### flow/config.mk
export PLATFORM = sky130hd
export DESIGN_NAME = matrix_mul
export DESIGN_NICKNAME = matrix_mul
export VERILOG_FILES = /design/flow/design.v
export SDC_FILE = /design/flow/constraint.sdc
export NUM_CORES = 4
export LEC_CHECK = 0
export CAP_MARGIN = 20
export CORE_MARGIN = 2
export CORE_UTILIZATION = 65
export HOLD_SLACK_MARGIN = 0.3
export SETUP_SLACK_MARGIN = 1.21
export SLEW_MARGIN = 0
### flow/constraint.sdc
create_clock -name core_clock -period 4.26 [get_ports {clk}]
set_input_delay 0.8520 -clock core_clock [delete_from_list [all_inputs] [get_ports {clk}]]
set_output_delay 0.8520 -clock core_clock [all_outputs]
set_load 0.01 [all_outputs]
### flow/design.v
module matrix_mul(
    input wire clk,
    input wire reset,
    input wire start,
    input wire [8:0][7:0] matrix_a,
    input wire [8:0][7:0] matrix_b,
    output reg [8:0][15:0] result,
    output reg done
);
reg [3:0] state;
reg [3:0] i, j, k;
reg [15:0] sum;
localparam IDLE = 4'd0, MULTIPLY = 4'd1, DONE = 4'd2;
always @(posedge clk or posedge reset) begin
    if (reset) begin
        state <= IDLE;
        done <= 0;
        i <= 0;
        j <= 0;
        k <= 0;
        sum <= 0;
    end else begin
        case (state)
            IDLE: begin
                if (start) begin
                    state <= MULTIPLY;
                    i <= 0;
                    j <= 0;
                    k <= 0;
                    sum <= 0;
                    done <= 0;
                end
            end
            MULTIPLY: begin
                if (k == 3) begin
                    result[i*3 + j] <= sum;
                    sum <= 0;
                    k <= 0;
                    if (j == 2) begin
                        j <= 0;
                        if (i == 2) begin
                            state <= DONE;
                        end else begin
                            i <= i + 1;
                        end
                    end else begin
                        j <= j + 1;
                    end
                end else begin
                    sum <= sum + matrix_a[i*3 + k] * matrix_b[k*3 + j];
                    k <= k + 1;
                end
            end
            DONE: begin
                done <= 1;
                state <= IDLE;
            end
        endcase
    end
end
endmodule
### flow/run.sh
#!/bin/bash
# the make line also repeats each setting of config.mk as NAME=value (left out here)
make -C /OpenROAD-flow-scripts/flow DESIGN_CONFIG=/design/flow/config.mk WORK_HOME=/design/flow/orfs CLKGATE_MAP_FILE= finish
==> metrics.cfg, run 1 <==
[global_routing]
grt.total_usage_pct = 72.5
overflow = 52

[synthesis]
synthXorXnorAreaFrac_pct = 1.78
top_cell_area_share_pct = 35.4
ys_sh_aoi_pct = 6.17
synthAdderAreaFrac_pct = 15.6
ys_top_logic_family = multiplexers
syn_inst = 964
syn_avg_cell_area_um2 = 12.7
ys_sh_simple_pct = 8.12
ys_cells = 964
area_leaders = edfxtp_1 35%, fa_1 9.3%, mux2_2 8.3%, dfrtp_1 6.4%, ha_1 6.2%
ys_ff = 176
ys_chip_area_um2 = 12200
syn-num-nets = 1229
ys_seq_share_pct = 42.0
async_flop_share_pct = 18.2
dominantRegCellSynth = edfxtp_1
synth_area_um2 = 12200
ys.warnings.count = 1
yosysTopAreaCell = edfxtp_1
edf_count = 144
synth_cell_type_count = 64
ys_sh_mux_pct = 21.3
top_cells_by_count = 144 x edfxtp_1, 96 x inv_1, 90 x mux2_2
yosysMostFrequentCell = edfxtp_1

[placement]
placement.cell_area_um2 = 16600
place_ws_ps = -2420
hpwlAfterDp_um = 28800
portBuffers = 291
dpl.cell_count = 1573
place.gp.congestion = 0.948

[floorplanning]
coreArea_um2 = 18600
io_pins = 292
chipArea_um2 = 19900
die_x_um = 141
fp-utilization_pct = 65.7
rows = 50
dieHeight_um = 141

[outcome]
haltStage = global routing
error_line = [ERROR GRT-0232] Routing congestion too high. Check the congestion heatmap in the GUI.
outcome = stopped before the end

[clock_network]
cts.sinks = 176
cts_buffers = 17
htreeDepth = 4
cts.path.max_buffers = 2
cts_root_buf = clkbuf_16

## per-stage QoR
stage               TNS, ps  hold WS (ps)  total power [mW]
CTS                  -33090           535              3.77
global placement     -21670           474              2.07
floorplan            -86840           459              1.92
detailed placement   -24340           488              2.08
## what timing repair did
item,in CTS
setup buffers,23
hold buffers,0
pin swaps,27
endpoints found under the setup margin,160
resized,61
gates cloned,2
## per-layer routing
metal / overflow / track usage [%]
met1: 1 / 71.3
met2: 27 / 93.2
met3: 1 / 51.7
met4: 23 / 75.2
met5: 0 / 24.8
==> run 2, diff against run 1 <==
- ABC_AREA: unset -> 1
- CAP_MARGIN: 20 -> 0
- CELL_PAD_IN_SITES_GLOBAL_PLACEMENT: unset -> 0
- CORE_ASPECT_RATIO: unset -> 0.5
- CORE_UTILIZATION: 65 -> 72
- CTS_CLUSTER_DIAMETER: unset -> 234
- CTS_CLUSTER_SIZE: unset -> 43
- GPL_TIMING_DRIVEN: unset -> 1
- HOLD_SLACK_MARGIN: 0.3 -> unset
- MAX_ROUTING_LAYER: unset -> met5
- PLACE_DENSITY: unset -> 0.64
- SETUP_SLACK_MARGIN: 1.21 -> -0.2
- SLEW_MARGIN: 0 -> 20
- clock period: 4.26 -> 4.37 ns (I/O delays scaled with it)
==> run 2 against run 1 <==
  * Die area down 5.2%
  * The run fails in clock tree synthesis
  * Synthesized cell count up 51%
  * Area after synthesis up 4.4%
==> metrics.cfg, run 2 <==
[floorplanning]
coreArea_um2 = 17400
rows = 34
fp-utilization_pct = 73.5
dieHeight_um = 98.1
die_x_um = 192
io_pins = 292
chipArea_um2 = 18900

[placement]
place_ws_ps = -2140
place.gp.congestion = 1.03
dpl.cell_count = 2039
hpwlAfterDp_um = 40200
portBuffers = 291
placement.cell_area_um2 = 17000

[synthesis]
ys.warnings.count = 1
synthAdderAreaFrac_pct = 14.9
syn_avg_cell_area_um2 = 8.78
ys_sh_aoi_pct = 11.1
edf_count = 144
dominantRegCellSynth = edfxtp_1
ys_chip_area_um2 = 12800
ys_cells = 1453
synth_area_um2 = 12800
async_flop_share_pct = 18.2
synthXorXnorAreaFrac_pct = 1.01
ys_top_logic_family = simple AND/OR/NAND/NOR gates
top_cell_area_share_pct = 33.9
syn-num-nets = 1718
synth_cell_type_count = 50
syn_inst = 1453
ys_sh_simple_pct = 24.9
ys_sh_mux_pct = 0
area_leaders = edfxtp_1 34%, nand2_1 11%, fa_1 8.9%, dfrtp_1 6.1%, ha_1 6.0%
ys_ff = 176
yosysTopAreaCell = edfxtp_1
yosysMostFrequentCell = nand2_1
ys_seq_share_pct = 40.2
top_cells_by_count = 381 x nand2_1, 154 x inv_1, 144 x edfxtp_1

[outcome]
error_line = [ERROR DPL-0038] Utilization greater than 100%, impossible to legalize
haltStage = clock tree synthesis
outcome = stopped before the end

-- run 2: metrics by stage --
stage               hold WS (ps)  setup TNS, ps
floorplan                    428         -67340
global placement             450         -17070
detailed placement           507         -35590
==> run 3, diff against run 2 <==
- ABC_AREA: 1 -> unset
- CAP_MARGIN: 0 -> 20
- CORE_ASPECT_RATIO: 0.5 -> 0.99
- CORE_UTILIZATION: 72 -> 66
- CTS_CLUSTER_DIAMETER: 234 -> unset
- CTS_CLUSTER_SIZE: 43 -> unset
- PLACE_DENSITY: 0.64 -> 0.6
- SETUP_SLACK_MARGIN: -0.2 -> unset
- clock period: 4.37 -> 5.94 ns (I/O delays scaled with it)
==> run 3 against run 2 <==
  * The flow stops in global routing
  * Synthesized cell count down 34%
  * Die area grew 4.0%
  * Area after synthesis down 4.2%
==> metrics.cfg, run 3 <==
[synthesis]
dominantRegCellSynth = edfxtp_1
edf_count = 144
synthXorXnorAreaFrac_pct = 1.78
ys_chip_area_um2 = 12200
area_leaders = edfxtp_1 35%, fa_1 9.3%, mux2_2 8.3%, dfrtp_1 6.4%, ha_1 6.2%
ys.warnings.count = 1
yosysTopAreaCell = edfxtp_1
ys_cells = 964
top_cells_by_count = 144 x edfxtp_1, 96 x inv_1, 90 x mux2_2
async_flop_share_pct = 18.2
syn_inst = 964
yosysMostFrequentCell = edfxtp_1
ys_top_logic_family = multiplexers
ys_sh_aoi_pct = 6.17
top_cell_area_share_pct = 35.4
synth_area_um2 = 12200
ys_sh_mux_pct = 21.3
ys_ff = 176
ys_seq_share_pct = 42.0
synth_cell_type_count = 64
synthAdderAreaFrac_pct = 15.6
syn-num-nets = 1229
syn_avg_cell_area_um2 = 12.7
ys_sh_simple_pct = 8.12

[floorplanning]
io_pins = 292
dieHeight_um = 139
chipArea_um2 = 19600
fp-utilization_pct = 67.3
rows = 49
coreArea_um2 = 18100
die_x_um = 141

[global_routing]
overflow = 13
grt.total_usage_pct = 68.4

[clock_network]
cts.path.max_buffers = 2
ctsHoldBuffers = 0
cts_root_buf = clkbuf_16
cts_buffers = 17
cts.sinks = 176
htreeDepth = 4

[placement]
place.gp.congestion = 0.918
hpwlAfterDp_um = 28900
portBuffers = 291

[outcome]
outcome = stopped before the end
haltStage = global routing
error_line = [ERROR GRT-0232] Routing congestion too high. Check the congestion heatmap in the GUI.

[run 3: per-layer routing]
layer	overflow	track usage, %
met5	0	19.5
met4	7	67.8
met3	0	48.0
met2	6	90.5
met1	0	66.8
[run 3: through the flow]
step | hold slack (ps) | cells | instance area, um2 | setup WS [ps] | TNS (ps)
after floorplan | 459 | 964 | 12400 | -477 | -1410
after global placement | 472 | 1555 | 16200 | -648 | -2880
after detailed placement | 539 | 1555 | 16200 | -827 | -4530
after CTS | 565 | 1609 | 17200 | -805 | -5040
[run 3: timing repair]
item | CTS
resized | 61
endpoints found under the setup margin | 11
setup buffers | 22
gates cloned | 1
pin swaps | 35
==> run 4, diff against run 3 <==
- ABC_AREA: unset -> 1
- CAP_MARGIN: 20 -> 0
- CORE_ASPECT_RATIO: 0.99 -> 0.5
- CORE_UTILIZATION: 66 -> 72
- CTS_CLUSTER_DIAMETER: unset -> 234
- CTS_CLUSTER_SIZE: unset -> 43
- HOLD_SLACK_MARGIN: unset -> 0.29
- PLACE_DENSITY: 0.6 -> 0.65
- SETUP_SLACK_MARGIN: unset -> -0.2
- clock period: 5.94 -> 4.36 ns (I/O delays scaled with it)
==> run 4 against run 3 <==
  * The run fails in clock tree synthesis
  * Synthesized cell count is 51% higher
  * Die area is 3.8% lower
  * Area after synthesis is 4.4% higher
==> metrics.cfg, run 4 <==
[synthesis]
top_cell_area_share_pct = 33.9
yosysMostFrequentCell = nand2_1
async_flop_share_pct = 18.2
ys_sh_simple_pct = 24.9
yosysTopAreaCell = edfxtp_1
syn-num-nets = 1718
syn_inst = 1453
ys_sh_mux_pct = 0
edf_count = 144
ys_seq_share_pct = 40.2
ys_top_logic_family = simple AND/OR/NAND/NOR gates
syn_avg_cell_area_um2 = 8.78
ys_ff = 176
synth_cell_type_count = 50
dominantRegCellSynth = edfxtp_1
synthAdderAreaFrac_pct = 14.9
ys_sh_aoi_pct = 11.1
ys.warnings.count = 1
synth_area_um2 = 12800
area_leaders = edfxtp_1 34%, nand2_1 11%, fa_1 8.9%, dfrtp_1 6.1%, ha_1 6.0%
top_cells_by_count = 381 x nand2_1, 154 x inv_1, 144 x edfxtp_1
synthXorXnorAreaFrac_pct = 1.01
ys_cells = 1453
ys_chip_area_um2 = 12800

[placement]
hpwlAfterDp_um = 39100
place.gp.congestion = 1.04
portBuffers = 291
dpl.cell_count = 2042

[outcome]
outcome = stopped before the end
error_line = [ERROR DPL-0038] Utilization greater than 100%, impossible to legalize
haltStage = clock tree synthesis

[floorplanning]
coreArea_um2 = 17400
die_x_um = 192
io_pins = 292
fp-utilization_pct = 73.5
rows = 34
chipArea_um2 = 18900
dieHeight_um = 98.1

==> run 4: per-stage QoR <==
step / cell area [um2] / hold WS [ps] / worst slack [ps]
after floorplan: 13100 / 428 / -1360
after global placement: 17000 / 450 / -1540
after detailed placement: 17000 / 528 / -2030
==> run 5, diff against run 4 <==
- ABC_AREA: 1 -> unset
- CAP_MARGIN: 0 -> 20
- CELL_PAD_IN_SITES_GLOBAL_PLACEMENT: 0 -> unset
- CORE_ASPECT_RATIO: 0.5 -> unset
- CORE_UTILIZATION: 72 -> 68
- CTS_CLUSTER_DIAMETER: 234 -> 180
- CTS_CLUSTER_SIZE: 43 -> 31
- GPL_TIMING_DRIVEN: 1 -> unset
- HOLD_SLACK_MARGIN: 0.29 -> unset
- MAX_ROUTING_LAYER: met5 -> unset
- PLACE_DENSITY: 0.65 -> 0.6
- SETUP_SLACK_MARGIN: -0.2 -> unset
- TNS_END_PERCENT: unset -> 5
- clock period: 4.36 -> 6.55 ns (I/O delays scaled with it)
==> run 5 against run 4 <==
  * The run fails in global routing
  * Area after synthesis down 4.2%
  * Die area up 1.0%
  * Synthesized cell count down 34%
==> metrics.cfg, run 5 <==
[synthesis]
ys_sh_simple_pct = 8.12
area_leaders = edfxtp_1 35%, fa_1 9.3%, mux2_2 8.3%, dfrtp_1 6.4%, ha_1 6.2%
ys_cells = 964
synthXorXnorAreaFrac_pct = 1.78
ys_top_logic_family = multiplexers
syn-num-nets = 1229
yosysMostFrequentCell = edfxtp_1
ys.warnings.count = 1
dominantRegCellSynth = edfxtp_1
ys_chip_area_um2 = 12200
ys_sh_mux_pct = 21.3
syn_avg_cell_area_um2 = 12.7
ys_seq_share_pct = 42.0
ys_sh_aoi_pct = 6.17
async_flop_share_pct = 18.2
top_cells_by_count = 144 x edfxtp_1, 96 x inv_1, 90 x mux2_2
ys_ff = 176
top_cell_area_share_pct = 35.4
synth_cell_type_count = 64
edf_count = 144
synth_area_um2 = 12200
yosysTopAreaCell = edfxtp_1
syn_inst = 964
synthAdderAreaFrac_pct = 15.6

[floorplanning]
fp-utilization_pct = 68.7
chipArea_um2 = 19000
coreArea_um2 = 17800
io_pins = 292
die_x_um = 138
rows = 49
dieHeight_um = 138

[clock_network]
cts.sinks = 176
cts_buffers = 17
htreeDepth = 4
cts.path.max_buffers = 2
ctsHoldBuffers = 0
cts_root_buf = clkbuf_16

[global_routing]
overflow = 59
grt.total_usage_pct = 69.0

[placement]
dpl.cell_count = 1537
place.gp.congestion = 0.952
place_ws_ps = -538
portBuffers = 291
hpwlAfterDp_um = 28600

[outcome]
error_line = [ERROR GRT-0232] Routing congestion too high. Check the congestion heatmap in the GUI.
haltStage = global routing
outcome = stopped before the end

run 5: what timing repair did:
action | 4_1_cts
gates resized | 45
setup buffers | 10
endpoints found under the setup margin | 8
cloned | 1
pin swaps | 24
run 5: routing by layer:
metal  global-route usage, %  overflow
met1                    69.7         0
met2                    91.9        26
met3                    46.1         1
met4                    67.7        31
met5                    12.5         1
run 5: through the flow:
| step | hold WS (ps) | area, um2 | util, % |
|---|---|---|---|
| CTS | 522 | 16900 | 95.0 |
| detailed placement | 512 | 16000 | 89.9 |
| floorplan | 459 | 12200 | - |
| global placement | 470 | 16000 | 89.9 |
==> run 6, diff against run 5 <==
- CORE_UTILIZATION: 68 -> 65
- CTS_CLUSTER_DIAMETER: 180 -> unset
- CTS_CLUSTER_SIZE: 31 -> unset
- PLACE_DENSITY: 0.6 -> unset
- SLEW_MARGIN: 20 -> 0
- TNS_END_PERCENT: 5 -> unset
- clock period: 6.55 -> 4.96 ns (I/O delays scaled with it)
==> run 6 against run 5 <==
  * The flow again stops in global routing
  * Die area is 4.5% higher
  * Area after synthesis unchanged
  * Synthesized cell count is the same
==> metrics.cfg, run 6 <==
[outcome]
outcome = stopped before the end
haltStage = global routing
error_line = [ERROR GRT-0232] Routing congestion too high. Check the congestion heatmap in the GUI.

[synthesis]
top_cell_area_share_pct = 35.4
syn_avg_cell_area_um2 = 12.7
ys_sh_mux_pct = 21.3
ys_sh_simple_pct = 8.12
ys.warnings.count = 1
top_cells_by_count = 144 x edfxtp_1, 96 x inv_1, 90 x mux2_2
syn_inst = 964
area_leaders = edfxtp_1 35%, fa_1 9.3%, mux2_2 8.3%, dfrtp_1 6.4%, ha_1 6.2%
synthXorXnorAreaFrac_pct = 1.78
edf_count = 144
synth_cell_type_count = 64
synthAdderAreaFrac_pct = 15.6
dominantRegCellSynth = edfxtp_1
ys_sh_aoi_pct = 6.17
ys_chip_area_um2 = 12200
ys_seq_share_pct = 42.0
ys_ff = 176
ys_top_logic_family = multiplexers
yosysMostFrequentCell = edfxtp_1
yosysTopAreaCell = edfxtp_1
synth_area_um2 = 12200
syn-num-nets = 1229
ys_cells = 964
async_flop_share_pct = 18.2

[floorplanning]
chipArea_um2 = 19900
coreArea_um2 = 18600
io_pins = 292
die_x_um = 141
rows = 50
dieHeight_um = 141
fp-utilization_pct = 65.7

[placement]
place_ws_ps = -1690
portBuffers = 291
hpwlAfterDp_um = 27900
place.gp.congestion = 0.952
placement.cell_area_um2 = 16300

[clock_network]
cts.path.max_buffers = 2
htreeDepth = 4
cts_root_buf = clkbuf_16
cts_buffers = 17
cts.sinks = 176
ctsHoldBuffers = 0

[global_routing]
overflow = 1398
grt.total_usage_pct = 96.0

[run 6: what timing repair did]
| item | CTS |
|---|---|
| hold endpoints to repair | 0 |
| setup buffers | 31 |
| resized | 107 |
| setup endpoints to repair | 13 |
| pin swaps | 61 |
[run 6: routing by layer]
layer	global-route usage, %	overflow
met1	86.4	7
met2	125	1029
met3	70.9	9
met4	111	353
met5	30.1	0
[run 6: metrics by stage]
step / instances / util, %
after floorplan: 964 / -
after CTS: 1631 / 94.5
after detailed placement: 1569 / 87.7
after global placement: 1569 / 87.7
==> run 7, diff against run 6 <==
- ABC_AREA: unset -> 1
- CAP_MARGIN: 20 -> 0
- CELL_PAD_IN_SITES_GLOBAL_PLACEMENT: unset -> 0
- CORE_ASPECT_RATIO: unset -> 0.5
- CORE_UTILIZATION: 65 -> 72
- CTS_CLUSTER_DIAMETER: unset -> 234
- CTS_CLUSTER_SIZE: unset -> 43
- GPL_TIMING_DRIVEN: unset -> 1
- MAX_ROUTING_LAYER: unset -> met5
- PLACE_DENSITY: unset -> 0.65
- SETUP_SLACK_MARGIN: unset -> -0.2
- SLEW_MARGIN: 0 -> 20
- clock period: 4.96 -> 4.83 ns (I/O delays scaled with it)
==> run 7 against run 6 <==
  * Area after synthesis rose by 4.4%
  * Synthesized cell count rose by 51%
  * Die area fell by 5.2%
  * The flow stops in clock tree synthesis
==> metrics.cfg, run 7 <==
[outcome]
outcome = stopped before the end
haltStage = clock tree synthesis
error_line = [ERROR DPL-0038] Utilization greater than 100%, impossible to legalize

[synthesis]
async_flop_share_pct = 18.2
synth_cell_type_count = 50
yosysMostFrequentCell = nand2_1
synth_area_um2 = 12800
synthAdderAreaFrac_pct = 14.9
dominantRegCellSynth = edfxtp_1
ys.warnings.count = 1
synthXorXnorAreaFrac_pct = 1.01
ys_sh_aoi_pct = 11.1
syn_avg_cell_area_um2 = 8.78
edf_count = 144
ys_seq_share_pct = 40.2
top_cell_area_share_pct = 33.9
ys_sh_simple_pct = 24.9
ys_cells = 1453
syn_inst = 1453
syn-num-nets = 1718
ys_ff = 176
ys_top_logic_family = simple AND/OR/NAND/NOR gates
ys_chip_area_um2 = 12800
top_cells_by_count = 381 x nand2_1, 154 x inv_1, 144 x edfxtp_1
area_leaders = edfxtp_1 34%, nand2_1 11%, fa_1 8.9%, dfrtp_1 6.1%, ha_1 6.0%
ys_sh_mux_pct = 0
yosysTopAreaCell = edfxtp_1

[floorplanning]
chipArea_um2 = 18900
coreArea_um2 = 17400
rows = 34
fp-utilization_pct = 73.5
dieHeight_um = 98.1
die_x_um = 192
io_pins = 292

[placement]
place.gp.congestion = 0.984
place_ws_ps = -1790
portBuffers = 291
hpwlAfterDp_um = 37400

## run 7: metrics by stage
step	instances	hold slack (ps)	area [um2]
3_5_place_dp	2038	489	16900
3_3_place_gp	2038	453	16900
2_1_floorplan	1453	428	13100
==> run 8, diff against run 7 <==
- ABC_AREA: 1 -> unset
- CAP_MARGIN: 0 -> 20
- CELL_PAD_IN_SITES_GLOBAL_PLACEMENT: 0 -> unset
- CORE_ASPECT_RATIO: 0.5 -> unset
- CORE_UTILIZATION: 72 -> 68
- CTS_CLUSTER_DIAMETER: 234 -> 225
- CTS_CLUSTER_SIZE: 43 -> 34
- GPL_TIMING_DRIVEN: 1 -> unset
- MAX_ROUTING_LAYER: met5 -> unset
- PLACE_DENSITY: 0.65 -> 0.6
- SETUP_SLACK_MARGIN: -0.2 -> unset
- clock period: 4.83 -> 5.71 ns (I/O delays scaled with it)
==> run 8 against run 7 <==
  * The run again fails in clock tree synthesis
  * Die area is 1.0% higher
  * Area after synthesis decreased by 4.2%
  * Synthesized cell count shrank 34%
==> metrics.cfg, run 8 <==
[synthesis]
syn_avg_cell_area_um2 = 12.7
ys_seq_share_pct = 42.0
ys_cells = 964
synth_cell_type_count = 64
area_leaders = edfxtp_1 35%, fa_1 9.3%, mux2_2 8.3%, dfrtp_1 6.4%, ha_1 6.2%
ys_chip_area_um2 = 12200
async_flop_share_pct = 18.2
syn_inst = 964
ys_sh_simple_pct = 8.12
ys_top_logic_family = multiplexers
edf_count = 144
top_cell_area_share_pct = 35.4
ys_ff = 176
yosysMostFrequentCell = edfxtp_1
synth_area_um2 = 12200
synthXorXnorAreaFrac_pct = 1.78
ys_sh_mux_pct = 21.3
ys_sh_aoi_pct = 6.17
dominantRegCellSynth = edfxtp_1
yosysTopAreaCell = edfxtp_1
synthAdderAreaFrac_pct = 15.6
syn-num-nets = 1229
top_cells_by_count = 144 x edfxtp_1, 96 x inv_1, 90 x mux2_2
ys.warnings.count = 1

[floorplanning]
dieHeight_um = 138
die_x_um = 138
coreArea_um2 = 17800
rows = 49
chipArea_um2 = 19000
io_pins = 292
fp-utilization_pct = 68.7

[placement]
hpwlAfterDp_um = 29700
place_ws_ps = -1220
place.gp.congestion = 0.906
portBuffers = 291

[outcome]
haltStage = clock tree synthesis
error_line = [ERROR DPL-0033] detailed placement checks failed during check placement.
outcome = stopped before the end

run 8: stage by stage:
step                utilization, %  cells  hold slack, ps  area (um2)  TNS, ps
detailed placement            91.7   1564             539       16300    -8610
global placement              91.7   1564             466       16300    -4940
floorplan                        -    964             459       12400    -3110
==> run 9, diff against run 8 <==
- ABC_AREA: unset -> 1
- CORE_ASPECT_RATIO: unset -> 0.69
- CORE_UTILIZATION: 68 -> 72
- CTS_CLUSTER_DIAMETER: 225 -> unset
- CTS_CLUSTER_SIZE: 34 -> 11
- TNS_END_PERCENT: unset -> 10
- clock period: 5.71 -> 7.03 ns (I/O delays scaled with it)
==> run 9 against run 8 <==
  * The flow stops in global routing
  * Die area is 1.2% lower
  * Synthesized cell count up 51%
  * Area after synthesis grew 4.4%
==> metrics.cfg, run 9 <==
[synthesis]
ys_sh_simple_pct = 24.9
synth_cell_type_count = 50
yosysTopAreaCell = edfxtp_1
top_cells_by_count = 381 x nand2_1, 154 x inv_1, 144 x edfxtp_1
async_flop_share_pct = 18.2
edf_count = 144
area_leaders = edfxtp_1 34%, nand2_1 11%, fa_1 8.9%, dfrtp_1 6.1%, ha_1 6.0%
ys_sh_mux_pct = 0
yosysMostFrequentCell = nand2_1
ys.warnings.count = 1
ys_sh_aoi_pct = 11.1
ys_top_logic_family = simple AND/OR/NAND/NOR gates
ys_seq_share_pct = 40.2
synthAdderAreaFrac_pct = 14.9
top_cell_area_share_pct = 33.9
syn_inst = 1453
dominantRegCellSynth = edfxtp_1
syn-num-nets = 1718
synthXorXnorAreaFrac_pct = 1.01
ys_chip_area_um2 = 12800
synth_area_um2 = 12800
syn_avg_cell_area_um2 = 8.78
ys_cells = 1453
ys_ff = 176

[clock_network]
cts_root_buf = clkbuf_16
cts.path.max_buffers = 2
cts_post_setup_buffers_inserted = 0
cts_buffers = 17
cts.sinks = 176
htreeDepth = 4

[placement]
placement.cell_area_um2 = 15700
place.gp.congestion = 1.01
portBuffers = 291
place_ws_ps = -31.6
hpwlAfterDp_um = 31200

[outcome]
error_line = [ERROR GRT-0232] Routing congestion too high. Check the congestion heatmap in the GUI.
haltStage = global routing
outcome = stopped before the end

[floorplanning]
io_pins = 292
rows = 40
die_x_um = 164
chipArea_um2 = 18800
coreArea_um2 = 17400
fp-utilization_pct = 73.4
dieHeight_um = 115

[global_routing]
overflow = 25
grt.total_usage_pct = 71.8

==> run 9: repair_timing <==
| item | in CTS |
|---|---|
| gates resized | 11 |
| endpoints found under the hold margin | 0 |
| setup endpoints to repair | 8 |
| hold buffers | 0 |
==> run 9: metrics by stage <==
stage	util, %	std cells	total power, mW
3_5_place_dp	90.6	1934	5.86
4_1_cts	94.4	1966	7.08
2_1_floorplan	-	1453	4.46
3_3_place_gp	90.6	1934	5.63
==> run 9: layer usage <==
metal | GRT overflow | global-route usage, %
met1 | 0 | 72.0
met2 | 11 | 91.8
met3 | 1 | 54.3
met4 | 13 | 69.7
met5 | 0 | 17.9
==> run 10, diff against run 9 <==
- ABC_AREA: 1 -> unset
- CAP_MARGIN: 20 -> 5
- CELL_PAD_IN_SITES_DETAIL_PLACEMENT: unset -> 2
- CELL_PAD_IN_SITES_GLOBAL_PLACEMENT: unset -> 0
- CORE_ASPECT_RATIO: 0.69 -> 1.14
- CORE_MARGIN: 2 -> 8
- CORE_UTILIZATION: 72 -> 71
- CTS_CLUSTER_DIAMETER: unset -> 31
- CTS_CLUSTER_SIZE: 11 -> unset
- PLACE_DENSITY: 0.6 -> unset
- SETUP_SLACK_MARGIN: unset -> 1.51
- SLEW_MARGIN: 20 -> 15
- TNS_END_PERCENT: 10 -> 65
- clock period: 7.03 -> 10.0 ns (I/O delays scaled with it)
==> run 10 against run 9 <==
  * Area after synthesis fell by 4.2%
  * Die area is 15% higher
  * Synthesized cell count decreased by 34%
  * The run fails in detailed placement
==> metrics.cfg, run 10 <==
[synthesis]
ys_chip_area_um2 = 12200
top_cells_by_count = 144 x edfxtp_1, 96 x inv_1, 90 x mux2_2
synth_cell_type_count = 64
ys_ff = 176
ys_seq_share_pct = 42.0
yosysTopAreaCell = edfxtp_1
yosysMostFrequentCell = edfxtp_1
area_leaders = edfxtp_1 35%, fa_1 9.3%, mux2_2 8.3%, dfrtp_1 6.4%, ha_1 6.2%
syn-num-nets = 1229
syn_avg_cell_area_um2 = 12.7
top_cell_area_share_pct = 35.4
synth_area_um2 = 12200
syn_inst = 964
edf_count = 144
ys_sh_simple_pct = 8.12
synthAdderAreaFrac_pct = 15.6
dominantRegCellSynth = edfxtp_1
async_flop_share_pct = 18.2
ys_top_logic_family = multiplexers
ys_sh_mux_pct = 21.3
ys_sh_aoi_pct = 6.17
ys_cells = 964
synthXorXnorAreaFrac_pct = 1.78
ys.warnings.count = 1

[floorplanning]
die_x_um = 139
chipArea_um2 = 21700
fp-utilization_pct = 72.0
rows = 51
coreArea_um2 = 17000
dieHeight_um = 156
io_pins = 292

[placement]
place.gp.congestion = 0.920
portBuffers = 291

[outcome]
haltStage = detailed placement
outcome = stopped before the end
error_line = Error: detail_place.tcl, 38 bad optional access

## run 10: metrics by stage
stage,setup slack [ps],instance area (um2),cells
global placement,2190,15200,1425
floorplan,1980,12200,964
==> run 11, diff against run 10 <==
- CAP_MARGIN: 5 -> 20
- CELL_PAD_IN_SITES_DETAIL_PLACEMENT: 2 -> unset
- CELL_PAD_IN_SITES_GLOBAL_PLACEMENT: 0 -> unset
- CORE_ASPECT_RATIO: 1.14 -> unset
- CORE_MARGIN: 8 -> 2
- CORE_UTILIZATION: 71 -> 70
- CTS_CLUSTER_DIAMETER: 31 -> unset
- CTS_CLUSTER_SIZE: unset -> 35
- SETUP_SLACK_MARGIN: 1.51 -> unset
- SLEW_MARGIN: 15 -> 20
- TNS_END_PERCENT: 65 -> unset
- clock period: 10.0 -> 6.41 ns (I/O delays scaled with it)
==> run 11 against run 10 <==
  * Synthesized cell count unchanged
  * The run fails in clock tree synthesis
  * Area after synthesis unchanged
  * Die area shrank 15%
==> metrics.cfg, run 11 <==
[synthesis]
syn-num-nets = 1229
area_leaders = edfxtp_1 35%, fa_1 9.3%, mux2_2 8.3%, dfrtp_1 6.4%, ha_1 6.2%
syn_inst = 964
top_cell_area_share_pct = 35.4
ys.warnings.count = 1
syn_avg_cell_area_um2 = 12.7
ys_ff = 176
ys_chip_area_um2 = 12200
edf_count = 144
ys_seq_share_pct = 42.0
ys_sh_aoi_pct = 6.17
ys_sh_mux_pct = 21.3
ys_top_logic_family = multiplexers
top_cells_by_count = 144 x edfxtp_1, 96 x inv_1, 90 x mux2_2
ys_cells = 964
dominantRegCellSynth = edfxtp_1
ys_sh_simple_pct = 8.12
synth_cell_type_count = 64
yosysMostFrequentCell = edfxtp_1
synthAdderAreaFrac_pct = 15.6
synthXorXnorAreaFrac_pct = 1.78
synth_area_um2 = 12200
yosysTopAreaCell = edfxtp_1
async_flop_share_pct = 18.2

[placement]
hpwlAfterDp_um = 31400
place.gp.congestion = 0.979
portBuffers = 291

[floorplanning]
chipArea_um2 = 18500
dieHeight_um = 136
coreArea_um2 = 17200
fp-utilization_pct = 71.1
die_x_um = 136
io_pins = 292
rows = 48

[outcome]
haltStage = clock tree synthesis
outcome = stopped before the end
error_line = [ERROR DPL-0033] detailed placement checks failed during check placement.

[run 11: stage by stage]
step / std cells / setup slack, ps / instance area [um2] / total power, mW
detailed placement: 1515 / -722 / 15900 / 1.39
global placement: 1515 / -234 / 15900 / 1.38
floorplan: 964 / -7.22 / 12400 / 1.28
==> run 12, diff against run 11 <==
- CELL_PAD_IN_SITES_GLOBAL_PLACEMENT: unset -> 0
- CORE_ASPECT_RATIO: unset -> 1.48
- CORE_UTILIZATION: 70 -> 61
- CTS_CLUSTER_DIAMETER: unset -> 242
- CTS_CLUSTER_SIZE: 35 -> 87
- GPL_TIMING_DRIVEN: unset -> 1
- HOLD_SLACK_MARGIN: unset -> 0.3
- MAX_ROUTING_LAYER: unset -> met5
- PLACE_DENSITY_LB_ADDON: unset -> 0.06
- SETUP_SLACK_MARGIN: unset -> 1.29
- TNS_END_PERCENT: unset -> 5
- clock period: 6.41 -> 4.39 ns (I/O delays scaled with it)
==> run 12 against run 11 <==
  * The layout now fails its checks (setup timing)
  * Area after synthesis did not move
  * Synthesized cell count unchanged
  * Die area grew 14%
==> metrics.cfg, run 12 <==
[worst_setup_path]
cp_common_cell = fa_1
slowest_delay_ps = 570
cp-start-kind = flop
cp.required_ps = 4760
r2r_slack_ps = -2450
worst_r2r_path_depth = 27
cpMaxStageDelayCell = fa_1
critPathKind = flop to flop
worstPathBufferInverterCount = 5
crit_fanout = 5
crit_arrival_ps = 7210
critPathCapture = sum[15]$_DFFE_PP0P_
critical_path_cell_count = 27
critPathCaptureType = flop
r2r_end = sum[15]$_DFFE_PP0P_
cp-startpoint = j[1]$_DFFE_PP0P_
regToRegStartpoint = j[1]$_DFFE_PP0P_
crit_family = adder cells

[power]
peakVddDrop_mv = 0.308
power.density_nw_per_um2 = 205
p_sw_uw = 775
power_leader = sequential cells
p_comb_uw = 213
comb_power_share_pct = 5.8
clk-power_mw = 1.70
power_frac_seq_pct = 48.2
power_frac_clock_pct = 46.1
seq_cell_power_mw = 1.78
p_leak_nw = 7.41
p_sw_share_pct = 21.0
p_int_mw = 2.92

[route]
via_per_inst = 6.62
wl_um = 46000
antenna_left = 0
num_antenna_cells = 0
wl_per_cell_um = 27.5
num_vias = 11100
firstDrtPassIters = 9
drc = 0
drt_iter0_markers = 1279

[synthesis]
synthAdderAreaFrac_pct = 15.6
ys_chip_area_um2 = 12200
synthXorXnorAreaFrac_pct = 1.78
ys_top_logic_family = multiplexers
syn-num-nets = 1229
dominantRegCellSynth = edfxtp_1
synth_area_um2 = 12200
ys_seq_share_pct = 42.0
ys_ff = 176
synth_cell_type_count = 64
syn_avg_cell_area_um2 = 12.7
yosysMostFrequentCell = edfxtp_1
ys_sh_simple_pct = 8.12
yosysTopAreaCell = edfxtp_1
edf_count = 144
area_leaders = edfxtp_1 35%, fa_1 9.3%, mux2_2 8.3%, dfrtp_1 6.4%, ha_1 6.2%
ys.warnings.count = 1
top_cell_area_share_pct = 35.4
ys_sh_aoi_pct = 6.17
async_flop_share_pct = 18.2
top_cells_by_count = 144 x edfxtp_1, 96 x inv_1, 90 x mux2_2
ys_cells = 964
syn_inst = 964
ys_sh_mux_pct = 21.3

[placement]
place_ws_ps = -2400
place.gp.congestion = 0.956
hpwlAfterDp_um = 25800
dpl.cell_count = 1604
portBuffers = 291

[timing]
setup-tns-final_ps = -33060
hold_viol_final = 0
max_freq_mhz = 146
finalClockSkew_ps = 15.8
fin_ws_ps = -2450
post-route-period-util_pct = 156
setup_violations = 126
rsz0062_at_grt = true
drv_slew = 0
tightest_slew_ps = 1010
max_slew_margin_pct = 32.4
layout_min_cycle_time_ps = 6840

[clock_network]
cts.sinks = 176
cts_root_buf = clkbuf_16
path_clk_slew_ps = 70
htreeDepth = 4
cts.path.max_buffers = 2
clk_latency_ps = 450
cts_tree = built
cts_buffers = 17

[min_path]
min_to = result[142]$_DFFE_PP_
min_path_type = flop to flop
hold_path_depth = 1
min_from = result[142]$_DFFE_PP_

[outcome]
outcome = failed layout checks
so_faults = setup timing

[finish]
finalNonFillerCells = 1671
area_delta_synth_final_pct = 47.5
final_core_util_pct = 90.7
nets = 1663

[floorplanning]
fp-utilization_pct = 61.5
dieHeight_um = 176
coreArea_um2 = 19900
io_pins = 292
die_x_um = 120
rows = 63
chipArea_um2 = 21200

[global_routing]
grt_pass1_vias = 11200
grt_max_degree = 79
grt_pass1_wl_um = 62600
antenna_found_initial = 0
grt.total_usage_pct = 39.0
overflow = 0

[run]
tool_warnings = 35
drv_cap = 0

[run 12: stage by stage]
step	total power [mW]	instance area, um2	hold WS (ps)
after detailed placement	2.02	16500	484
after floorplan	1.86	12400	459
final	3.70	18000	567
after global placement	2.02	16500	475
after CTS	3.63	17700	514
after global routing	3.74	18000	580
[run 12: final cells by class]
type,instances,area (um2)
multi-input combinational,643,7070
sequential,176,5130
timing repair buffer,464,4510
fill,748,1850
clock buffer,23,468
inverter,96,360
tap,260,325
clock inverter,9,158
[run 12: layer usage]
metal	share of wire [%]	GRT usage [%]
met5	0	0
met4	8.2	22.4
met3	10	6.78
met2	51	71.6
met1	31	41.6
[run 12: timing repair]
| action | CTS | global route |
|---|---|---|
| pin swaps | 38 | 27 |
| endpoints found under the setup margin | 160 | 160 |
| hold buffers | 0 | 0 |
| resized | 84 | 55 |
| setup buffers | 27 | 8 |
==> run 13, diff against run 12 <==
- CELL_PAD_IN_SITES_GLOBAL_PLACEMENT: 0 -> unset
- CORE_ASPECT_RATIO: 1.48 -> unset
- CORE_UTILIZATION: 61 -> 65
- CTS_CLUSTER_DIAMETER: 242 -> 24
- CTS_CLUSTER_SIZE: 87 -> unset
- GPL_TIMING_DRIVEN: 1 -> unset
- HOLD_SLACK_MARGIN: 0.3 -> unset
- MAX_ROUTING_LAYER: met5 -> unset
- PLACE_DENSITY_LB_ADDON: 0.06 -> unset
- SETUP_SLACK_MARGIN: 1.29 -> unset
- TNS_END_PERCENT: 5 -> unset
- clock period: 4.39 -> 4.66 ns (I/O delays scaled with it)
==> run 13 against run 12 <==
  * The run now fails in global routing
  * Synthesized cell count did not move
  * Die area fell by 6.1%
  * Area after synthesis is the same
==> metrics.cfg, run 13 <==
[outcome]
outcome = stopped before the end
haltStage = global routing
error_line = [ERROR GRT-0232] Routing congestion too high. Check the congestion heatmap in the GUI.

[synthesis]
top_cells_by_count = 144 x edfxtp_1, 96 x inv_1, 90 x mux2_2
ys_chip_area_um2 = 12200
async_flop_share_pct = 18.2
edf_count = 144
ys_cells = 964
ys_seq_share_pct = 42.0
ys_top_logic_family = multiplexers
ys_sh_aoi_pct = 6.17
ys_sh_mux_pct = 21.3
top_cell_area_share_pct = 35.4
area_leaders = edfxtp_1 35%, fa_1 9.3%, mux2_2 8.3%, dfrtp_1 6.4%, ha_1 6.2%
yosysMostFrequentCell = edfxtp_1
synthXorXnorAreaFrac_pct = 1.78
ys_ff = 176
syn-num-nets = 1229
synth_cell_type_count = 64
ys.warnings.count = 1
syn_inst = 964
dominantRegCellSynth = edfxtp_1
syn_avg_cell_area_um2 = 12.7
ys_sh_simple_pct = 8.12
synth_area_um2 = 12200
synthAdderAreaFrac_pct = 15.6
yosysTopAreaCell = edfxtp_1

[placement]
hpwlAfterDp_um = 28000
dpl.cell_count = 1575
place.gp.congestion = 0.962
portBuffers = 291
place_ws_ps = -2060

[clock_network]
cts.sinks = 176
cts_root_buf = clkbuf_16
cts_buffers = 17
ctsHoldBuffers = 0
htreeDepth = 4
cts.path.max_buffers = 2

[floorplanning]
die_x_um = 141
fp-utilization_pct = 65.7
chipArea_um2 = 19900
io_pins = 292
dieHeight_um = 141
rows = 50
coreArea_um2 = 18600

[global_routing]
grt.total_usage_pct = 73.4
overflow = 89

## run 13: through the flow
stage	hold WS (ps)	cell area [um2]
4_1_cts	531	17400
3_5_place_dp	499	16400
3_3_place_gp	485	16400
2_1_floorplan	459	12400
## run 13: what timing repair did
| item | in CTS |
|---|---|
| pin swaps | 45 |
| resized | 64 |
| endpoints found under the setup margin | 14 |
| buffers inserted | 27 |
| cloned | 0 |
## run 13: layer usage
layer,GRT usage [%],overflow
met4,77.1,42
met3,51.9,6
met5,15.3,0
met2,94.1,39
met1,72.9,2
==> run 14, diff against run 13 <==
- CORE_UTILIZATION: 65 -> 66
- CTS_CLUSTER_DIAMETER: 24 -> 233
- clock period: 4.66 -> 6.66 ns (I/O delays scaled with it)
==> run 14 against run 13 <==
  * The layout now fails its checks (setup timing)
  * Synthesized cell count unchanged
  * Die area fell by 1.5%
  * Area after synthesis did not move
==> metrics.cfg, run 14 <==
[outcome]
outcome = failed layout checks
so_faults = setup timing

[synthesis]
dominantRegCellSynth = edfxtp_1
yosysTopAreaCell = edfxtp_1
syn_avg_cell_area_um2 = 12.7
ys_seq_share_pct = 42.0
area_leaders = edfxtp_1 35%, fa_1 9.3%, mux2_2 8.3%, dfrtp_1 6.4%, ha_1 6.2%
ys_top_logic_family = multiplexers
syn_inst = 964
ys_ff = 176
ys_sh_aoi_pct = 6.17
yosysMostFrequentCell = edfxtp_1
ys_chip_area_um2 = 12200
top_cell_area_share_pct = 35.4
ys_cells = 964
synth_area_um2 = 12200
synthXorXnorAreaFrac_pct = 1.78
ys_sh_mux_pct = 21.3
ys.warnings.count = 1
top_cells_by_count = 144 x edfxtp_1, 96 x inv_1, 90 x mux2_2
synthAdderAreaFrac_pct = 15.6
ys_sh_simple_pct = 8.12
edf_count = 144
async_flop_share_pct = 18.2
syn-num-nets = 1229
synth_cell_type_count = 64

[finish]
nets = 1606
area_delta_synth_final_pct = 42.0
final_core_util_pct = 95.9
fill_cells = 351

[global_routing]
grt_pass1_wl_um = 64600
grt.total_usage_pct = 43.8
grt_max_degree = 60
overflow = 0
grt_pass1_vias = 11200
antenna_found_initial = 6

[power]
power_frac_seq_pct = 48.9
p_sw_uw = 614
power.density_nw_per_um2 = 139
p_sw_share_pct = 25.5
peakVddDrop_mv = 0.199
power_leader = sequential cells
p_comb_uw = 161
power_frac_clock_pct = 44.4
clk-power_mw = 1.07
seq_cell_power_mw = 1.17
p_leak_nw = 7.05
comb_power_share_pct = 6.7
total_power_mw = 2.40
p_int_mw = 1.79

[clock_network]
cts_buffers = 17
cts_tree = built
clk_latency_ps = 470
ctsHoldBuffers = 0
cts.sinks = 176
cts.path.max_buffers = 2
htreeDepth = 4
cts_root_buf = clkbuf_16
path_clk_slew_ps = 90

[floorplanning]
rows = 49
io_pins = 292
fp-utilization_pct = 67.5
chipArea_um2 = 19600
coreArea_um2 = 18100
dieHeight_um = 140
die_x_um = 140

[worst_setup_path]
critPathCaptureType = flop
regToRegStartpoint = i[0]$_DFFE_PP0P_
cpMaxStageDelayCell = fa_2
slowest_delay_ps = 750
cp-startpoint = i[0]$_DFFE_PP0P_
crit_fanout = 7
worstPathBufferInverterCount = 8
r2r_slack_ps = -1800
crit_arrival_ps = 8800
worst_r2r_path_depth = 31
cp-start-kind = flop
r2r_end = sum[15]$_DFFE_PP0P_
crit_family = adder cells
critical_path_cell_count = 31
cp.required_ps = 7000
critPathKind = flop to flop
critPathCapture = sum[15]$_DFFE_PP0P_

[min_path]
min_to = result[97]$_DFFE_PP_
hold_path_depth = 1
min_from = result[97]$_DFFE_PP_
min_path_type = flop to flop

[route]
drt_iter0_markers = 2735
firstDrtPassIters = 31
num_vias = 12500
via_per_inst = 7.87
antenna_left = 0
drc = 0
wl_um = 60200
wl_per_cell_um = 38.0

[timing]
fin_ws_ps = -1800
hold_viol_final = 0
drv_slew = 0
max_freq_mhz = 118
tightest_slew_ps = 1350
max_slew_margin_pct = 9.84
post-route-period-util_pct = 127
setup_violations = 11
layout_min_cycle_time_ps = 8460
finalClockSkew_ps = 17.2
rsz0062_at_grt = true

[placement]
hpwlAfterDp_um = 27200
portBuffers = 291
place_ws_ps = -425
place.gp.congestion = 0.921

[run]
tool_warnings = 39
drv_cap = 0

run 14: repair_timing:
action | in CTS | in global routing
setup endpoints to repair | 7 | 6
resized | 58 | 95
buffers inserted | 7 | 27
pin swaps | 42 | 64
run 14: area by class of cell:
cell class / instances / area [um2] / area share [%]
multi-input cells: 643 / 7080 / 40.8
flip-flops and latches: 176 / 5130 / 29.6
repair buffers: 407 / 3880 / 22.4
clock buffers: 17 / 425 / 2.45
inverters: 96 / 365 / 2.11
well taps: 229 / 287 / 1.65
clock inverters: 15 / 171 / 0.988
diodes: 2 / 5.00 / 0.0289
run 14: routing by layer:
| layer | vias to the layer above | track usage, % | wire length (um) |
|---|---|---|---|
| li1 | 4240 | - | - |
| met1 | 5634 | 48.4 | 16100 |
| met2 | 1741 | 74.9 | 25500 |
| met3 | 850 | 11.8 | 9890 |
| met4 | 14 | 28.9 | 8410 |
| met5 | - | 0 | 389 |
run 14: through the flow:
step / hold slack (ps) / std cells / area, um2 / setup TNS [ps]
finish: 584 / 1585 / 17300 / -11080
global route: 588 / 1584 / 17300 / -11000
floorplan: 459 / 964 / 12300 / 0
detailed placement: 483 / 1515 / 15800 / -1290
global placement: 468 / 1515 / 15800 / -141
CTS: 501 / 1554 / 16700 / -143
==> run 15, diff against run 14 <==
- ABC_AREA: unset -> 1
- CAP_MARGIN: 20 -> 5
- CELL_PAD_IN_SITES_DETAIL_PLACEMENT: unset -> 2
- CELL_PAD_IN_SITES_GLOBAL_PLACEMENT: unset -> 0
- CORE_ASPECT_RATIO: unset -> 1.14
- CORE_MARGIN: 2 -> 8
- CORE_UTILIZATION: 66 -> 71
- CTS_CLUSTER_DIAMETER: 233 -> 163
- CTS_CLUSTER_SIZE: unset -> 87
- HOLD_SLACK_MARGIN: unset -> 0.17
- SLEW_MARGIN: 20 -> 15
- TNS_END_PERCENT: unset -> 15
- clock period: 6.66 -> 9.0 ns (I/O delays scaled with it)
==> run 15 against run 14 <==
  * The run now fails in detailed placement
  * Area after synthesis rose by 4.4%
  * Synthesized cell count rose by 51%
  * Die area rose by 15%
==> metrics.cfg, run 15 <==
[synthesis]
syn_avg_cell_area_um2 = 8.78
ys_chip_area_um2 = 12800
synth_area_um2 = 12800
ys_sh_simple_pct = 24.9
yosysTopAreaCell = edfxtp_1
ys_ff = 176
ys.warnings.count = 1
synthAdderAreaFrac_pct = 14.9
syn_inst = 1453
synth_cell_type_count = 50
ys_cells = 1453
synthXorXnorAreaFrac_pct = 1.01
top_cells_by_count = 381 x nand2_1, 154 x inv_1, 144 x edfxtp_1
ys_top_logic_family = simple AND/OR/NAND/NOR gates
edf_count = 144
async_flop_share_pct = 18.2
ys_sh_aoi_pct = 11.1
syn-num-nets = 1718
dominantRegCellSynth = edfxtp_1
top_cell_area_share_pct = 33.9
ys_sh_mux_pct = 0
ys_seq_share_pct = 40.2
area_leaders = edfxtp_1 34%, nand2_1 11%, fa_1 8.9%, dfrtp_1 6.1%, ha_1 6.0%
yosysMostFrequentCell = nand2_1

[outcome]
outcome = stopped before the end
haltStage = detailed placement
error_line = Error: detail_place.tcl, 38 bad optional access

[floorplanning]
dieHeight_um = 159
coreArea_um2 = 17700
die_x_um = 142
fp-utilization_pct = 72.1
io_pins = 292
chipArea_um2 = 22500
rows = 52

[placement]
portBuffers = 291
place.gp.congestion = 0.958

## run 15: stage by stage
stage / std cells / hold slack, ps / instance area [um2] / setup slack, ps
2_1_floorplan: 1453 / 428 / 12800 / 1080
3_3_place_gp: 1933 / 443 / 15600 / 1840
==> run 16, diff against run 15 <==
- ABC_AREA: 1 -> unset
- CAP_MARGIN: 5 -> 25
- CELL_PAD_IN_SITES_DETAIL_PLACEMENT: 2 -> unset
- CELL_PAD_IN_SITES_GLOBAL_PLACEMENT: 0 -> unset
- CORE_ASPECT_RATIO: 1.14 -> 1.86
- CORE_MARGIN: 8 -> 2
- CORE_UTILIZATION: 71 -> 55
- CTS_CLUSTER_DIAMETER: 163 -> 376
- CTS_CLUSTER_SIZE: 87 -> 80
- HOLD_SLACK_MARGIN: 0.17 -> -0.07
- PLACE_DENSITY: unset -> 0.38
- SETUP_SLACK_MARGIN: unset -> -0.99
- SLEW_MARGIN: 15 -> 5
- clock period: 9.0 -> 10.0 ns (I/O delays scaled with it)
==> run 16 against run 15 <==
  * The run now finishes clean
  * Area after synthesis decreased by 4.2%
  * Synthesized cell count decreased by 34%
  * Die area increased by 4.2%
==> metrics.cfg, run 16 <==
[outcome]
outcome = no timing/DRC/antenna violations

[synthesis]
dominantRegCellSynth = edfxtp_1
synth_area_um2 = 12200
edf_count = 144
yosysTopAreaCell = edfxtp_1
top_cells_by_count = 144 x edfxtp_1, 96 x inv_1, 90 x mux2_2
top_cell_area_share_pct = 35.4
syn_inst = 964
syn-num-nets = 1229
ys_ff = 176
ys_chip_area_um2 = 12200
syn_avg_cell_area_um2 = 12.7
synth_cell_type_count = 64
ys_sh_mux_pct = 21.3
ys_sh_aoi_pct = 6.17
area_leaders = edfxtp_1 35%, fa_1 9.3%, mux2_2 8.3%, dfrtp_1 6.4%, ha_1 6.2%
ys.warnings.count = 1
ys_seq_share_pct = 42.0
async_flop_share_pct = 18.2
ys_sh_simple_pct = 8.12
ys_cells = 964
synthXorXnorAreaFrac_pct = 1.78
ys_top_logic_family = multiplexers
synthAdderAreaFrac_pct = 15.6
yosysMostFrequentCell = edfxtp_1

[global_routing]
grt_pass1_vias = 9240
overflow = 0
grt_pass1_wl_um = 48100
grt.total_usage_pct = 26.3
antenna_found_initial = 2
grt_max_degree = 80

[worst_setup_path]
cp-startpoint = j[1]$_DFFE_PP0P_
crit_fanout = 9
cp.required_ps = 10320
critical_path_cell_count = 22
crit_family = adder cells
cpMaxStageDelayCell = fa_1
critPathCaptureType = flop
slowest_delay_ps = 760
regToRegStartpoint = j[1]$_DFFE_PP0P_
worst_r2r_path_depth = 22
critPathKind = flop to flop
worstPathCellList = fa_1 > ha_1 > fa_1 > nor4_1 > nand2_1 > a21oi_1 > a21oi_1 > nor2_1 > nand2_1 > fa_1 > fa_1 > inv_1 > fa_1 > fa_1 > ha_1 > or2_2 > a21oi_1 > o31ai_1 > or4_1 > o311a_1 > xor2_1 > a22o_1
worstPathBufferInverterCount = 1
critPathCapture = sum[14]$_DFFE_PP0P_
r2r_end = sum[14]$_DFFE_PP0P_
cp-start-kind = flop
cp_common_cell = fa_1
crit_arrival_ps = 8110
r2r_slack_ps = 2210

[route]
wl_um = 29900
num_vias = 8669
wl_per_cell_um = 19.7
firstDrtPassIters = 26
drt_iter0_markers = 493
antenna_left = 0
drc = 0
via_per_inst = 5.70

[finish]
area_delta_synth_final_pct = 30.9
fin_area_um2 = 16000
fill_cells = 1543
nets = 1504
finalNonFillerCells = 1520

[timing]
fin_ws_ps = 2210
setup-tns-final_ps = 0
post-route-period-util_pct = 77.9
setup_violations = 0
max_slew_margin_pct = 31.7
tightest_slew_ps = 1020
finalClockSkew_ps = 9.98
hold_viol_final = 0
layout_min_cycle_time_ps = 7790
drv_slew = 0
rsz0062_at_grt = false
max_freq_mhz = 128

[clock_network]
cts_root_buf = clkbuf_16
cts_post_setup_buffers_inserted = 0
cts_buffers = 17
ctsHoldBuffers = 0
htreeDepth = 4
cts.path.max_buffers = 2
path_clk_slew_ps = 70
clk_latency_ps = 440
cts_tree = built
cts.sinks = 176
cts_resized = 0

[power]
power_frac_clock_pct = 45.1
clk-power_uw = 710
p_sw_uw = 308
p_comb_uw = 80.9
seq_cell_power_uw = 783
power_frac_seq_pct = 49.7
power.density_nw_per_um2 = 98.5
comb_power_share_pct = 5.1
total_power_mw = 1.57
peakVddDrop_mv = 0.0933
p_leak_nw = 6.50
p_int_mw = 1.27
p_sw_share_pct = 19.6
power_leader = sequential cells

[min_path]
min_from = state[1]$_DFF_PP0_
min_path_type = flop to flop
hold_path_depth = 1
min_to = state[0]$_DFF_PP1_

[floorplanning]
dieHeight_um = 207
die_x_um = 113
rows = 74
coreArea_um2 = 21900
fp-utilization_pct = 55.9
chipArea_um2 = 23500
io_pins = 292

[run]
tool_warnings = 34
drv_cap = 0

[placement]
dpl.cell_count = 1484
placement.cell_area_um2 = 15300
hpwlAfterDp_um = 23800
place.gp.congestion = 0.967
portBuffers = 291
place_ws_ps = 2130

run 16: area by class of cell:
type                            count  area, um2  share of cell area (%)
Multi-Input combinational cell    643       6480                    40.5
Timing Repair Buffer              305       3050                    19.1
Clock inverter                     14        204                    1.28
Tap cell                          266        333                    2.08
Antenna cell                        2       5.00                  0.0313
Inverter                           96        360                    2.25
Sequential cell                   176       5130                    32.1
Clock buffer                       18        429                    2.68
run 16: per-stage QoR:
| step | hold slack [ps] | util, % |
|---|---|---|
| after CTS | 513 | 73.0 |
| after floorplan | 459 | - |
| after global placement | 493 | 69.9 |
| after detailed placement | 494 | 70.1 |
| after global routing | 540 | 73.2 |
| final | 515 | 73.2 |
run 16: routing by layer:
metal	vias to the layer above	track usage [%]	part of all wire [%]
met5	-	0	0
met4	0	11.3	3.7
met3	69	4.91	4.9
met2	323	50.0	57
met1	4252	27.6	34
li1	4025	-	-
==> run 17, diff against run 16 <==
- CAP_MARGIN: 25 -> 0
- CORE_ASPECT_RATIO: 1.86 -> 0.57
- CORE_UTILIZATION: 55 -> 54
- CTS_CLUSTER_DIAMETER: 376 -> 135
- CTS_CLUSTER_SIZE: 80 -> 70
- GPL_ROUTABILITY_DRIVEN: unset -> 1
- HOLD_SLACK_MARGIN: -0.07 -> unset
- MIN_ROUTING_LAYER: unset -> met1
- PLACE_DENSITY: 0.38 -> unset
- PLACE_DENSITY_LB_ADDON: unset -> 0.24
- SETUP_SLACK_MARGIN: -0.99 -> unset
- SLEW_MARGIN: 5 -> 20
- TNS_END_PERCENT: 15 -> unset
- clock period: 10.0 -> 13.7 ns (I/O delays scaled with it)
==> run 17 against run 16 <==
  * Register-to-register slack better by 3700 ps
  * Worst setup slack better by 3100 ps
  * Count of clock-buffer cells in the layout up 1
  * Area after synthesis unchanged
  * Clock power down about 30%
  * Clock skew down 2.1 ps
  * Global-route usage up 1.9 points
  * Final cell count up 1.8%
  * Largest power group unchanged
  * Power down 28%
  * Largest cell class unchanged
  * Wire length up 9.6%
  * Via count up 1.7%
==> metrics.cfg, run 17 <==
[outcome]
outcome = no timing/DRC/antenna violations

[synthesis]
async_flop_share_pct = 18.2
yosysTopAreaCell = edfxtp_1
ys_sh_simple_pct = 8.12
synth_area_um2 = 12200
synthXorXnorAreaFrac_pct = 1.78
ys_chip_area_um2 = 12200
top_cell_area_share_pct = 35.4
synthAdderAreaFrac_pct = 15.6
yosysMostFrequentCell = edfxtp_1
ys_sh_mux_pct = 21.3
syn_avg_cell_area_um2 = 12.7
syn-num-nets = 1229
ys_ff = 176
area_leaders = edfxtp_1 35%, fa_1 9.3%, mux2_2 8.3%, dfrtp_1 6.4%, ha_1 6.2%
edf_count = 144
syn_inst = 964
ys_top_logic_family = multiplexers
ys.warnings.count = 1
ys_seq_share_pct = 42.0
top_cells_by_count = 144 x edfxtp_1, 96 x inv_1, 90 x mux2_2
ys_cells = 964
ys_sh_aoi_pct = 6.17
dominantRegCellSynth = edfxtp_1
synth_cell_type_count = 64

[clock_network]
path_clk_slew_ps = 70
cts_root_buf = clkbuf_16
cts.path.max_buffers = 2
cts_post_setup_buffers_inserted = 0
cts_resized = 0
htreeDepth = 4
cts_buffers = 17
cts.sinks = 176
clk_latency_ps = 430
ctsHoldBuffers = 0
cts_tree = built

[route]
num_vias = 8818
wl_per_cell_um = 21.2
drt_iter0_markers = 631
wl_um = 32700
antenna_left = 0
num_antenna_cells = 0
drc = 0
via_per_inst = 5.70
firstDrtPassIters = 5

[timing]
setup-tns-final_ps = 0
hold_viol_final = 0
whs_ps = 504
finalClockSkew_ps = 7.89
tightest_slew_ps = 1180
fin_ws_ps = 5350
rsz0062_at_grt = false
setup_violations = 0
max_freq_mhz = 120
post-route-period-util_pct = 60.9
max_slew_margin_pct = 20.9
drv_slew = 0
layout_min_cycle_time_ps = 8350

[worst_setup_path]
cp.required_ps = 14020
r2r_slack_ps = 5890
crit_fanout = 5
cp_common_cell = fa_1
cp-startpoint = matrix_b[19]
r2r_end = sum[14]$_DFFE_PP0P_
regToRegStartpoint = k[1]$_DFFE_PP0P_
worstPathCellList = clkdlybuf4s50_1 > mux4_2 > mux2i_1 > nor2_1 > a21oi_1 > nor2_1 > and2_1 > fa_1 > inv_1 > fa_1 > inv_1 > fa_1 > fa_1 > ha_1 > or2_2 > a21oi_1 > o31ai_1 > or4_1 > o311a_1 > xor2_1 > a22o_1
worstPathBufferInverterCount = 3
critPathKind = input pin to flop
cpMaxStageDelayCell = fa_1
worst_r2r_path_depth = 22
slowest_delay_ps = 510
cp-start-kind = input pin
crit_family = adder cells
critical_path_cell_count = 21
crit_arrival_ps = 8660
critPathCapture = sum[14]$_DFFE_PP0P_
critPathCaptureType = flop

[power]
total_power_mw = 1.13
clk-power_uw = 499
peakVddDrop_mv = 0.0927
comb_power_share_pct = 5.3
p_sw_share_pct = 20.0
p_leak_nw = 6.46
p_int_uw = 904
power.density_nw_per_um2 = 70.9
power_leader = sequential cells
power_frac_clock_pct = 44.1
seq_cell_power_uw = 571
p_comb_uw = 60.0
p_sw_uw = 226
power_frac_seq_pct = 50.6

[run]
drv_cap = 0
tool_warnings = 32

[min_path]
min_to = state[0]$_DFF_PP1_
min_path_type = flop to flop
min_from = state[1]$_DFF_PP0_
hold_path_depth = 1

[global_routing]
grt_pass1_wl_um = 52000
grt_pass1_vias = 9065
use_met3_pct = 6.56
grt.met1_usage_pct = 43.0
grt_max_degree = 74
top_usage_layer = met1
antenna_found_initial = 1
overflow = 0
grt_use_met2_pct = 42.1
grt.total_usage_pct = 28.2

[placement]
place_ws_ps = 4930
place.gp.congestion = 0.948
portBuffers = 291
hpwlAfterDp_um = 25400

[floorplanning]
coreArea_um2 = 22200
io_pins = 292
die_x_um = 203
dieHeight_um = 118
fp-utilization_pct = 55.1
rows = 41
chipArea_um2 = 23900

[finish]
nets = 1499
area_delta_synth_final_pct = 30.5

-- run 17: routing by layer --
metal  routed length (um)  vias to the layer above
met5                    0                        -
met4                  306                        0
met3                 2370                       32
met2                14500                      321
met1                15600                     4453
li1                     -                     4012
-- run 17: metrics by stage --
stage / instance area, um2 / utilization [%] / std cells
3_5_place_dp: 15300 / 69.0 / 1514
4_1_cts: 15900 / 71.7 / 1546
5_1_grt: 15900 / 71.9 / 1548
3_3_place_gp: 15300 / 69.0 / 1514
2_1_floorplan: 12200 / - / 964
6_report: 15900 / 71.9 / 1548
-- run 17: layout make-up --
type | instances | area (um2)
fillers | 1573 | 6220
clock inverters | 13 | 160
multi-input cells | 643 | 6490
repair buffers | 300 | 3000
clock buffers | 19 | 433
inverters | 96 | 360
well taps | 301 | 377
flip-flops and latches | 176 | 5130
==> run 18, diff against run 17 <==
- CELL_PAD_IN_SITES_GLOBAL_PLACEMENT: unset -> 0
- CORE_ASPECT_RATIO: 0.57 -> 0.86
- CORE_UTILIZATION: 54 -> 61
- CTS_CLUSTER_DIAMETER: 135 -> 125
- CTS_CLUSTER_SIZE: 70 -> unset
- GPL_ROUTABILITY_DRIVEN: 1 -> unset
- GPL_TIMING_DRIVEN: unset -> 1
- MAX_ROUTING_LAYER: unset -> met4
- MIN_ROUTING_LAYER: met1 -> unset
- PLACE_DENSITY: unset -> 0.41
- PLACE_DENSITY_LB_ADDON: 0.24 -> unset
- SETUP_SLACK_MARGIN: unset -> 1.2
- clock period: 13.7 -> 4.44 ns (I/O delays scaled with it)
==> run 18 against run 17 <==
  * The layout now fails its checks (setup timing)
  * Register-to-register slack got worse by 8800 ps
  * Cell area grew 15%
  * Global-route usage up 14 points
  * Clock skew up 14 ps
  * Clock power increased to 3.2 times the previous value
  * Via count increased by 41%
  * First-iteration DRC count rose to 4.4 times the previous value
  * Die area shrank 11%
  * Power increased to 3.2 times the previous value
  * Flip-flop count stayed put
  * Sequential power increased to 3.1 times the previous value
  * Wire length up 82%
  * Critical endpoint unchanged
  * Highest routed layer unchanged
==> metrics.cfg, run 18 <==
[outcome]
outcome = failed layout checks
so_faults = setup timing

[worst_setup_path]
slowest_delay_ps = 550
critical_path_cell_count = 27
crit_arrival_ps = 7730
worst_r2r_path_depth = 27
cp-startpoint = i[0]$_DFFE_PP0P_
cp_common_cell = ha_4
cp-start-kind = flop
r2r_slack_ps = -2930
crit_family = adder cells
critPathCapture = sum[14]$_DFFE_PP0P_
critPathKind = flop to flop
crit_fanout = 7
cp.required_ps = 4810
worstPathBufferInverterCount = 5
r2r_end = sum[14]$_DFFE_PP0P_
critPathCaptureType = flop
regToRegStartpoint = i[0]$_DFFE_PP0P_
cpMaxStageDelayCell = fa_1

[finish]
fill_cells = 471
area_delta_synth_final_pct = 50.8
nets = 1676
final_core_util_pct = 94.6
comb_area_um2 = 7320
final-seq-area_um2 = 5130

[timing]
drv_slew = 0
setup_violations = 159
layout_min_cycle_time_ps = 7370
max_slew_margin_pct = 31.5
max_freq_mhz = 136
setup-tns-final_ps = -63270
whs_ps = 533
tightest_slew_ps = 1030
hold_viol_final = 0
fin_ws_ps = -2930
post-route-period-util_pct = 166
finalClockSkew_ps = 21.8
rsz0062_at_grt = true

[power]
total_power_mw = 3.57
power_frac_seq_pct = 49.4
p_sw_uw = 902
comb_power_share_pct = 6.5
power_leader = sequential cells
p_leak_nw = 7.60
peakVddDrop_mv = 0.218
power_frac_clock_pct = 44.2
seq_cell_power_mw = 1.76
clk-power_mw = 1.58
p_int_mw = 2.67
p_sw_share_pct = 25.3
power.density_nw_per_um2 = 194
p_comb_uw = 230

[clock_network]
cts_buffers = 17
htreeDepth = 4
cts_tree = built
cts_root_buf = clkbuf_16
path_clk_slew_ps = 90
cts.path.max_buffers = 2
clk_latency_ps = 470
cts.sinks = 176

[synthesis]
synth_area_um2 = 12200
ys_chip_area_um2 = 12200
ys_seq_share_pct = 42.0
ys_cells = 964
ys_sh_simple_pct = 8.12
syn_inst = 964
synthXorXnorAreaFrac_pct = 1.78
synthAdderAreaFrac_pct = 15.6
top_cells_by_count = 144 x edfxtp_1, 96 x inv_1, 90 x mux2_2
syn-num-nets = 1229
area_leaders = edfxtp_1 35%, fa_1 9.3%, mux2_2 8.3%, dfrtp_1 6.4%, ha_1 6.2%
syn_avg_cell_area_um2 = 12.7
async_flop_share_pct = 18.2
yosysMostFrequentCell = edfxtp_1
ys_sh_mux_pct = 21.3
ys_sh_aoi_pct = 6.17
ys_ff = 176
edf_count = 144
yosysTopAreaCell = edfxtp_1
ys.warnings.count = 1
top_cell_area_share_pct = 35.4
dominantRegCellSynth = edfxtp_1
synth_cell_type_count = 64
ys_top_logic_family = multiplexers

[route]
firstDrtPassIters = 13
drt_iter0_markers = 2766
wl_um = 59600
drc = 0
num_vias = 12400
wl_per_cell_um = 35.0
antenna_left = 0
via_per_inst = 7.28

[floorplanning]
rows = 47
die_x_um = 157
dieHeight_um = 135
chipArea_um2 = 21200
io_pins = 292
coreArea_um2 = 19500
fp-utilization_pct = 62.7

[global_routing]
grt_pass1_vias = 11600
grt.met1_usage_pct = 48.3
grt_pass1_wl_um = 65700
antenna_found_initial = 8
use_met3_pct = 9.25
top_usage_layer = met2
overflow = 0
grt.total_usage_pct = 42.5
grt_use_met2_pct = 70.6
grt_max_degree = 131

[placement]
place.gp.congestion = 0.990
portBuffers = 291
place_ws_ps = -2240
hpwlAfterDp_um = 26000

[run]
tool_warnings = 39
drv_cap = 0

[min_path]
min_path_type = flop to flop
hold_path_depth = 1
min_to = state[0]$_DFF_PP1_
min_from = state[1]$_DFF_PP0_

run 18: what timing repair did:
action,4_1_cts,5_1_grt
gates resized,92,109
hold buffers,0,0
setup buffers,30,17
pin swaps,38,51
endpoints found under the setup margin,160,160
gates cloned,4,1
run 18: area by class of cell:
class	count	share of cell area, %
clock buffers	18	2.33
multi-input cells	643	39.8
clock inverters	14	0.775
flip-flops and latches	176	27.8
repair buffers	477	25.4
well taps	269	1.83
inverters	96	1.97
diodes	9	0.122
run 18: metrics by stage:
stage                     instance area [um2]  std cells
after floorplan                         12500        964
after global placement                  16500       1609
after detailed placement                16500       1609
after CTS                               17800       1675
after global routing                    18400       1702
final                                   18400       1702
run 18: routing by layer:
metal / share of wire, % / routed length (um)
met5: 0 / 0
met4: 12 / 6890
met2: 44 / 26000
met1: 29 / 17300
met3: 16 / 9430
Power figures rest on the tool's default switching activity, not on a simulated workload.
